JK:
==> flow/design.v <==
localparam  [31: 0] NOP        = 32'h0000_0013;      
localparam  [ 6: 0] LUI     = 7'b0110111,         
                    JAL     = 7'b1101111,         
                    JALR    = 7'b1100111,         
                    BRANCH  = 7'b1100011,         
                    LOAD    = 7'b0000011,         
                    STORE   = 7'b0100011,         
                    ARITHI  = 7'b0010011,         
                    ARITHR  = 7'b0110011;         
localparam  [ 2: 0] BEQ     = 3'b000,
                    BNE     = 3'b001,
                    BLT     = 3'b100,
                    BGE     = 3'b101,
                    BLTU    = 3'b110,
                    BGEU    = 3'b111;
localparam  [ 2: 0] LB      = 3'b000,
                    LH      = 3'b001,
                    LW      = 3'b010,
                    LBU     = 3'b100,
                    LHU     = 3'b101;
localparam  [ 2: 0] SB      = 3'b000,
                    SH      = 3'b001,
                    SW      = 3'b010;
localparam  [ 2: 0] ADD     = 3'b000,     
                    SLL     = 3'b001,
                    SLT     = 3'b010,
                    SLTU    = 3'b011,
                    XOR     = 3'b100,
                    SR      = 3'b101,     
                    OR      = 3'b110,
                    AND     = 3'b111;
`timescale 1ns/1ps
module execute
#(
	parameter [31:0] RESET = 32'h0000_0000
)
(
	input clk,
	input reset,
	input  [31:0] reg_rdata1,
	input  [31:0] reg_rdata2,
	input  [31:0] execute_imm,
	input  [31:0] pc,
	input  [31:0] fetch_pc,
	input     	immediate_sel,
	input     	mem_write,
	input     	jal,
	input     	jalr,
	input     	lui,
	input     	alu,
	input     	branch,
	input     	arithsubtype,
	input     	mem_to_reg,
	input     	stall_read,
	input  [4:0]  dest_reg_sel,
	input  [2:0]  alu_op,
	input  [1:0]  dmem_raddr,
	input     	wb_branch_i,
	input     	wb_branch_nxt_i,
	output [31:0] alu_operand1,
	output [31:0] alu_operand2,
	output [31:0] write_address,
	output    	branch_stall,
	output reg [31:0] next_pc,
	output reg    	branch_taken,
	output [31:0] wb_result,
	output    	wb_mem_write,
	output    	wb_alu_to_reg,
	output [4:0]  wb_dest_reg_sel,
	output    	wb_branch,
	output    	wb_branch_nxt,
	output    	wb_mem_to_reg,
	output [1:0]  wb_read_address,
	output [2:0]  mem_alu_operation
);
localparam  [31: 0] NOP        = 32'h0000_0013;      
localparam  [ 6: 0] LUI     = 7'b0110111,         
                    JAL     = 7'b1101111,         
                    JALR    = 7'b1100111,         
                    BRANCH  = 7'b1100011,         
                    LOAD    = 7'b0000011,         
                    STORE   = 7'b0100011,         
                    ARITHI  = 7'b0010011,         
                    ARITHR  = 7'b0110011;         
localparam  [ 2: 0] BEQ     = 3'b000,
                    BNE     = 3'b001,
                    BLT     = 3'b100,
                    BGE     = 3'b101,
                    BLTU    = 3'b110,
                    BGEU    = 3'b111;
localparam  [ 2: 0] LB      = 3'b000,
                    LH      = 3'b001,
                    LW      = 3'b010,
                    LBU     = 3'b100,
                    LHU     = 3'b101;
localparam  [ 2: 0] SB      = 3'b000,
                    SH      = 3'b001,
                    SW      = 3'b010;
localparam  [ 2: 0] ADD     = 3'b000,     
                    SLL     = 3'b001,
                    SLT     = 3'b010,
                    SLTU    = 3'b011,
                    XOR     = 3'b100,
                    SR      = 3'b101,     
                    OR      = 3'b110,
                    AND     = 3'b111;
reg  [31:0] ex_result;
wire [32:0] ex_result_subs;
wire [32:0] ex_result_subu;
wire [31:0] ex_result_sra = $signed(alu_operand1) >>> alu_operand2[4:0];
assign alu_operand1 = reg_rdata1;
assign alu_operand2 = immediate_sel ? execute_imm : reg_rdata2;  
assign ex_result_subs =
	{alu_operand1[31], alu_operand1} -
	{alu_operand2[31], alu_operand2};
assign ex_result_subu = $unsigned(alu_operand1) - $unsigned(alu_operand2);
assign write_address = alu_operand1 + execute_imm;
assign branch_stall  = wb_branch_nxt_i || wb_branch_i;
always @(*) begin
	next_pc  	= fetch_pc + 4;
	branch_taken = !branch_stall;
	case (1'b1)
    	jal  : next_pc = pc + execute_imm;
    	jalr : next_pc = alu_operand1 + execute_imm;
    	branch: begin
        	case (alu_op)
            	BEQ:  begin
                	next_pc = (ex_result_subs == 0)
                          	? pc + execute_imm
                          	: fetch_pc + 4;
                	if (ex_result_subs != 0)
                    	branch_taken = 1'b0;
            	end
            	BNE:  begin
					next_pc = (ex_result_subs != 0)
                          	? pc + execute_imm
                          	: fetch_pc + 4;
					if (ex_result_subs == 0)
                    	branch_taken = 1'b0;
            	end
            	BLT:  begin
                	next_pc = ex_result_subs[32]
                          	? pc + execute_imm
                          	: fetch_pc + 4;
                	if (!ex_result_subs[32])
                    	branch_taken = 1'b0;
            	end
            	BGE:  begin
                	next_pc = !ex_result_subs[32]
                          	? pc + execute_imm
                          	: fetch_pc + 4;
                	if (ex_result_subs[32])
                    	branch_taken = 1'b0;
            	end
            	BLTU: begin
                	next_pc = ex_result_subu[32]
                          	? pc + execute_imm
                          	: fetch_pc + 4;
                	if (!ex_result_subu[32])
                    	branch_taken = 1'b0;
            	end
            	BGEU: begin
                	next_pc = !ex_result_subu[32]
                          	? pc + execute_imm
                          	: fetch_pc + 4;
                	if (ex_result_subu[32])
                    	branch_taken = 1'b0;
            	end
            	default: next_pc = fetch_pc;  
        	endcase
    	end
    	default: begin     	 
        	next_pc  	= fetch_pc + 4;
        	branch_taken = 1'b0;
    	end
	endcase
end
always @(*) begin
	case (1'b1)
    	mem_write: ex_result = alu_operand2;
    	jal,
    	jalr:  	ex_result = pc + 4;
    	lui:   	ex_result = execute_imm;
    	alu: begin
        	case (alu_op)
            	ADD : ex_result =
                  	arithsubtype
                  	? alu_operand1 - alu_operand2
                  	: alu_operand1 + alu_operand2;
            	SLL : ex_result = alu_operand1 << alu_operand2[4:0];  
            	SLT : ex_result = ex_result_subs[32];
				SLTU: ex_result = ($unsigned(alu_operand1) < $unsigned(alu_operand2)) ? 1 : 0;  
            	XOR : ex_result = alu_operand1 ^ alu_operand2;
            	SR  : ex_result =
                  	arithsubtype
                  	? ex_result_sra
                  	: alu_operand1 >> alu_operand2[4:0];
            	OR  : ex_result = alu_operand1 | alu_operand2;
            	AND : ex_result = alu_operand1 & alu_operand2;
            	default: ex_result = 'hx;
        	endcase
    	end
    	default: ex_result = 'hx;
	endcase
end
ex_mem_wb_reg u_ex_mem_wb (
	.clk        	(clk),
	.reset_n    	(reset),
	.stall_n    	(stall_read),
	.ex_result  	(ex_result),
	.mem_write  	(mem_write && !branch_stall),
	.alu_to_reg 	(alu | lui | jal |
                  	jalr | mem_to_reg),
	.dest_reg_sel   (dest_reg_sel),
	.branch_taken   (branch_taken),
	.mem_to_reg 	(mem_to_reg),
	.read_address   (dmem_raddr),
	.alu_operation  (alu_op),
	.ex_mem_result    	(wb_result),
	.ex_mem_mem_write 	(wb_mem_write),
	.ex_mem_alu_to_reg	(wb_alu_to_reg),
	.ex_mem_dest_reg_sel  (wb_dest_reg_sel),
	.ex_mem_branch    	(wb_branch),
	.ex_mem_branch_nxt	(wb_branch_nxt),
	.ex_mem_mem_to_reg	(wb_mem_to_reg),
	.ex_mem_read_address  (wb_read_address),
	.ex_mem_alu_operation (mem_alu_operation)
);
endmodule
module ex_mem_wb_reg (
	input     	clk,
	input     	reset_n,
	input     	stall_n,
	input  [31:0] ex_result,
	input     	mem_write,
	input     	alu_to_reg,
	input  [4:0]  dest_reg_sel,
	input     	branch_taken,
	input     	mem_to_reg,
	input  [1:0]  read_address,
	input  [2:0]  alu_operation,
	output reg [31:0] ex_mem_result,
	output reg    	ex_mem_mem_write,
	output reg    	ex_mem_alu_to_reg,
	output reg [4:0]  ex_mem_dest_reg_sel,
	output reg    	ex_mem_branch,
	output reg    	ex_mem_branch_nxt,
	output reg    	ex_mem_mem_to_reg,
	output reg [1:0]  ex_mem_read_address,
	output reg [2:0]  ex_mem_alu_operation
);
always @(posedge clk or negedge reset_n) begin
	if (!reset_n) begin
    	ex_mem_result     	<= 32'h0;
    	ex_mem_mem_write  	<= 1'b0;
    	ex_mem_alu_to_reg 	<= 1'b0;
    	ex_mem_dest_reg_sel   <= 5'h0;
    	ex_mem_branch     	<= 1'b0;
    	ex_mem_branch_nxt 	<= 1'b0;
    	ex_mem_mem_to_reg 	<= 1'b0;
    	ex_mem_read_address   <= 2'h0;
    	ex_mem_alu_operation  <= 3'h0;
	end
	else if (!stall_n) begin
    	ex_mem_result     	<= ex_result;
    	ex_mem_mem_write  	<= mem_write;
    	ex_mem_alu_to_reg 	<= alu_to_reg;
    	ex_mem_dest_reg_sel   <= dest_reg_sel;
    	ex_mem_branch     	<= branch_taken;
    	ex_mem_branch_nxt 	<= ex_mem_branch;   
    	ex_mem_mem_to_reg 	<= mem_to_reg;
    	ex_mem_read_address   <= read_address;
    	ex_mem_alu_operation  <= alu_operation;
	end
end
endmodule
export LEC_CHECK = 0
export CAP_MARGIN = 20
export CORE_MARGIN = 2
export CORE_UTILIZATION = 40
export SLEW_MARGIN = 20
create_clock -name core_clock -period 12.0 [get_ports {clk}]
run.sh (not shown) runs the stock make flow with config.mk's settings and CLKGATE_MAP_FILE=.
The following lists how MS was set up differently from JK:
# JK
export LEC_CHECK = 0
export CAP_MARGIN = 20
export CORE_MARGIN = 2
export CORE_UTILIZATION = 40
export SLEW_MARGIN = 20
create_clock -name core_clock -period 12.0 [get_ports {clk}]
# MS
export LEC_CHECK = 0
export ABC_AREA = 1
export CAP_MARGIN = 20
export CORE_MARGIN = 2
export CORE_UTILIZATION = 72
export CTS_CLUSTER_DIAMETER = 361
export CTS_CLUSTER_SIZE = 15
export GPL_ROUTABILITY_DRIVEN = 0
export PLACE_DENSITY_LB_ADDON = 0.01
export SLEW_MARGIN = 20
create_clock -name core_clock -period 5.46 [get_ports {clk}]
Results
- MS: aborted in 3_3_place_gp (tool error)
- Async set-or-reset flop fraction in the synthesized netlist: JK vs MS identical
- Per the comparison of MS with JK, register area share after synthesis went down by 0.42 points, number of standard cells reported by yosys went up by 972, compound-cell area share of the yosys netlist went down by 11 points.
- Note that the area reported by Yosys stat recorded for JK amounts to 0.936 times the value seen in MS.
- In MS, the area after synthesis came out 6.8% above the value in JK.
## Diff of input files: AL against MS
# MS
export LEC_CHECK = 0
export ABC_AREA = 1
export CAP_MARGIN = 20
export CORE_MARGIN = 2
export CORE_UTILIZATION = 72
export CTS_CLUSTER_DIAMETER = 361
export CTS_CLUSTER_SIZE = 15
export GPL_ROUTABILITY_DRIVEN = 0
export PLACE_DENSITY_LB_ADDON = 0.01
export SLEW_MARGIN = 20
create_clock -name core_clock -period 5.46 [get_ports {clk}]
# AL
export LEC_CHECK = 0
export ABC_AREA = 1
export CAP_MARGIN = 20
export CELL_PAD_IN_SITES_DETAIL_PLACEMENT = 1
export CORE_MARGIN = 2
export CORE_UTILIZATION = 24
export CTS_CLUSTER_SIZE = 35
export MIN_ROUTING_LAYER = met2
export SLEW_MARGIN = 20
create_clock -name core_clock -period 10.7 [get_ports {clk}]
Findings:
- Completing all stages was not enough for AL: its layout failed the final checks because of capacitance limit, slew limit.
- Taking AL as 1.0, MS lands at 0.33 on area inside the core boundary.
- From AL to MS, basic-gate share of the synthesized area counting and, or, nand and nor cells did not move at all.
- Chip area from the yosys synthesis statistics came out exactly the same in AL and MS.
- Taking MS over AL, the number of placement rows ratio works out to 0.57.
- Summary of AL over MS: die width went up by about 70%, async set or reset register ratio after synthesis has remained practically unchanged, area of the die went up 190%.
Input changes introduced in TR (baseline for comparison: AL):
# AL
export LEC_CHECK = 0
export ABC_AREA = 1
export CAP_MARGIN = 20
export CELL_PAD_IN_SITES_DETAIL_PLACEMENT = 1
export CORE_MARGIN = 2
export CORE_UTILIZATION = 24
export CTS_CLUSTER_SIZE = 35
export MIN_ROUTING_LAYER = met2
export SLEW_MARGIN = 20
create_clock -name core_clock -period 10.7 [get_ports {clk}]
# TR
export LEC_CHECK = 0
export CAP_MARGIN = 20
export CORE_ASPECT_RATIO = 1.05
export CORE_MARGIN = 2
export CORE_UTILIZATION = 35
export CTS_CLUSTER_SIZE = 15
export SLEW_MARGIN = 20
create_clock -name core_clock -period 12.0 [get_ports {clk}]
--- outcome ---
Of AL and TR, only TR finishes the flow clean. In the flow results for TR and AL, the tap cell count is larger on AL. Looking only at number of cells traversed by the worst register-to-register path, and setting everything else aside, the lower value of TR and AL goes to TR. Re overall routing resource usage: TR and AL aren't equal, and the lower value belongs to TR. From AL to TR the numbers moved as follows: final max-slew violation count has decreased, clock network power share has increased, post-synthesis adder-cell area fraction has increased. Compared TR vs AL, and number of gates on the worst path with buffers counted is down in TR.
> inputs changed (TR -> PW)
# TR
export LEC_CHECK = 0
export CAP_MARGIN = 20
export CORE_ASPECT_RATIO = 1.05
export CORE_MARGIN = 2
export CORE_UTILIZATION = 35
export CTS_CLUSTER_SIZE = 15
export SLEW_MARGIN = 20
create_clock -name core_clock -period 12.0 [get_ports {clk}]
# PW
export LEC_CHECK = 0
export CAP_MARGIN = 10
export CELL_PAD_IN_SITES_DETAIL_PLACEMENT = 1
export CELL_PAD_IN_SITES_GLOBAL_PLACEMENT = 1
export CORE_MARGIN = 7
export CORE_UTILIZATION = 40
export GPL_TIMING_DRIVEN = 0
export HOLD_SLACK_MARGIN = 0.01
export MAX_ROUTING_LAYER = met5
export MIN_ROUTING_LAYER = met1
export SETUP_SLACK_MARGIN = -0.72
export SLEW_MARGIN = 30
create_clock -name core_clock -period 7.89 [get_ports {clk}]
Findings:
[flow] PW | stages: complete | final checks: fail | reason: setup timing
Sort TR and PW by worst slew margin relative to its limit desc -> top: TR
The higher share of power burned in the clock network came out of TR.
Pin count of the biggest net entering global routing (PW over TR): decrease, 19
Re critical path depth: TR and PW aren't equal, and the lower value belongs to TR.
As of PW, routed wire length on met3 had risen by more than half compared to TR.
On share of final layout cell area taken by clock buffers and inverters, TR and PW are basically level.
Note that the static leakage power recorded for TR amounts to 0.930 times the value seen in PW.


RTL: the design.v shown in full above, as it stands there.
Settings: LEC_CHECK=0, CAP_MARGIN=20, CELL_PAD_IN_SITES_GLOBAL_PLACEMENT=1, CORE_MARGIN=7, CORE_UTILIZATION=40, GPL_TIMING_DRIVEN=0, HOLD_SLACK_MARGIN=0.01, MAX_ROUTING_LAYER=met4, MIN_ROUTING_LAYER=met2, SETUP_SLACK_MARGIN=2.1, SLEW_MARGIN=30; clock period 7.89 ns.
The starting point ended with an error in global routing on GRT-0116.
Next try:
Settings changed: CELL_PAD_IN_SITES_GLOBAL_PLACEMENT 1 to not set, CORE_MARGIN 7 to 2, GPL_TIMING_DRIVEN 0 to not set, HOLD_SLACK_MARGIN 0.01 to not set, MAX_ROUTING_LAYER met4 to not set, MIN_ROUTING_LAYER met2 to not set, SETUP_SLACK_MARGIN 2.1 to not set, SLEW_MARGIN 30 to 20.
Clock period 7.89 ns to 11.5 ns, I/O delays scaled along.
Effect:
- This time the run finished with timing, DRC and antenna clean
- die area falls by 8.7%
- synthesized area does not change
- synthesized cell count does not change
Next try:
Settings changed: CELL_PAD_IN_SITES_GLOBAL_PLACEMENT set to 0, CORE_ASPECT_RATIO set to 0.5, CTS_CLUSTER_DIAMETER set to 350, CTS_CLUSTER_SIZE set to 56, PLACE_DENSITY_LB_ADDON set to 0.29, TNS_END_PERCENT set to 10.
Clock period 11.5 ns to 12.0 ns, I/O delays scaled along.
After rerunning: Global-route usage went down by 4.8 points. Area after synthesis stays the same. Wire length went down by 9.9%. Clock-buffer cell count stays the same.
Next try:
Settings changed: CELL_PAD_IN_SITES_GLOBAL_PLACEMENT 0 to not set, CORE_ASPECT_RATIO 0.5 to not set, CORE_MARGIN 2 to 10, CTS_CLUSTER_DIAMETER 350 to not set, CTS_CLUSTER_SIZE 56 to not set, GPL_TIMING_DRIVEN set to 0, MAX_ROUTING_LAYER set to met4, PLACE_DENSITY_LB_ADDON 0.29 to not set, TNS_END_PERCENT 10 to not set.
Clock period 12.0 ns to 7.89 ns, I/O delays scaled along.
What happened: The changed run produced a layout that fails on setup timing; synthesized cell count does not change; total power goes up by about 80%; routed wire length goes up by 35%; worst hold slack is better by 0.012 ns; critical path depth goes up by 1; setup slack is worse by 0.58 ns; non-clock buffer count goes up by 263; global-route usage goes up by 7.8 points; final cell count goes up by 8.1%.
Power and IR drop assume default switching activity.
